## job 799
Design convolver, start of the top module:
module convolver #(
parameter n = 9'h010,
parameter k = 9'h003,
parameter s = 1,
parameter N = 16
)(
input clk,
input ce,
input global_rst,
input [N-1:0] activation,
input [(k*k)*16-1:0] weight1,
output[N-1:0] conv_op,
output valid_conv,
output end_conv
);
clock: 6.36 ns
lec_check: 0
cap_margin: 20
core_margin: 2
core_utilization: 70
cts_cluster_size: 37
slew_margin: 20
run.sh (not shown) runs the stock make flow with config.mk's settings and CLKGATE_MAP_FILE=.
Job 799: no failed stages, no open violations at the end
Changes in job 1662 relative to job 799:
- TNS_END_PERCENT now 10, previously not set
- SETUP_SLACK_MARGIN now 1.57, previously not set
- PLACE_DENSITY_LB_ADDON now 0.0, previously not set
- the clock period (ns, I/O delays scaled along) now 5.45, was 6.36
==> results <==
- | job 1662 | all stages done | FAIL | setup timing |
- Going from job 799 to job 1662, smallest setup slack after layout shrinks by 0.62 ns.
- On overall power, job 799 beats job 1662.
- Job 1662: relative contribution of the clock network to total power 1.2 points below job 799
The inputs of job 6919 differ from those of job 1662 as listed below.
- PLACE_DENSITY_LB_ADDON removed (was 0.0)
- CORE_UTILIZATION changed from 70 to 29
- TNS_END_PERCENT removed (was 10)
- CTS_CLUSTER_SIZE removed (was 37)
- SETUP_SLACK_MARGIN removed (was 1.57)
- the clock period (ns, I/O delays scaled along) changed from 5.45 to 12.4
Results
- Job 6919 against job 1662: number of vias in the routed layout shows a reduction of 4585, share of total power in the clock network shows an increase of 3.9 points, maximum ir drop on the vdd rail shows a reduction of 730 uV, number of routed nets with antenna violations shows no meaningful change, clock power shows a reduction of about 50%.
- Job 6919 against job 1662: buffers inserted during post-CTS setup optimization moved down; met2 wire length moved down; number of ordinary and repair buffers in the finished layout moved down; arrival time at the worst endpoint moved up.
- The final layout from job 6919, which completed every stage, passed the timing, design-rule and antenna checks at the end of the flow.
Setup changes, job 6919 to job 7442
- a change of CORE_UTILIZATION from 29 to 40
- a change of the clock period (ns, I/O delays scaled along) from 12.4 to 7.17
Findings:
- When the final numbers for job 6919 and job 7442 were put side by side, the minimum setup slack among reg-to-reg paths turned out to be greater in job 6919.
- On hold slack: job 7442 sits above job 6919.
- Changes observed in job 7442 relative to job 6919: total global routing track utilization went up 5.3 points; maximum number of pins on one net before global-route repair went up 21.
- For the total of fill cells in the finished design, job 7442 came in 7275 lower than job 6919 did.
- Job 7442 finished every stage and its layout cleared the timing, design-rule and antenna checks.
- Taking job 6919 as the reference, in job 7442 die span in y decreased 69 microns, total non-filler cell area in the finished layout went up 0.0011 sq mm, non-clock buffer count climbed 110%.

* * *

convolver again, from the RTL that the note above started with.
Settings: LEC_CHECK=0, CAP_MARGIN=20, CORE_MARGIN=2, CORE_UTILIZATION=62, CTS_CLUSTER_DIAMETER=136, PLACE_DENSITY_LB_ADDON=0.29, SETUP_SLACK_MARGIN=0.17, SLEW_MARGIN=15, TNS_END_PERCENT=85; clock period 4.01 ns.
The starting point produced a layout that fails on setup timing.
Change:
- CAP_MARGIN: 20 -> 15
- CORE_UTILIZATION: 62 -> 72
- CTS_CLUSTER_DIAMETER: 136 -> unset
- CTS_CLUSTER_SIZE: unset -> 37
- HOLD_SLACK_MARGIN: unset -> -0.1
- PLACE_DENSITY_LB_ADDON: 0.29 -> unset
- SETUP_SLACK_MARGIN: 0.17 -> unset
- SLEW_MARGIN: 15 -> 20
- TNS_END_PERCENT: 85 -> unset
- clock period: 4.01 -> 6.36 ns (I/O delays scaled with it)
After rerunning:
- The changed run finished with timing, DRC and antenna clean
- design area came out lower by 7.7%
- global-route usage rose by 2.6 points
- die area falls by 14%
- register-to-register slack improved by 2.3 ns
- power shrinks by 48%
- worst setup slack gets better by 1.8 ns
- clock-buffer cell count went down by 1
- core utilization increases by 6.0 points
- via count came out lower by 5.7%
- sequential share of layout area came out higher by 1.4 points
- sequential cell count stays the same
Change:
- CAP_MARGIN: 15 -> 20
- HOLD_SLACK_MARGIN: -0.1 -> unset
- PLACE_DENSITY_LB_ADDON: unset -> 0.0
- SETUP_SLACK_MARGIN: unset -> 1.61
- clock period: 6.36 -> 5.45 ns (I/O delays scaled with it)
What happened: With this change the flow completed, yet does not pass: setup timing. Utilization came out higher by 7.4 points. Non-clock buffer count came out higher by 366. Global-route usage came out higher by 4.9 points.
Power and IR drop assume default switching activity.
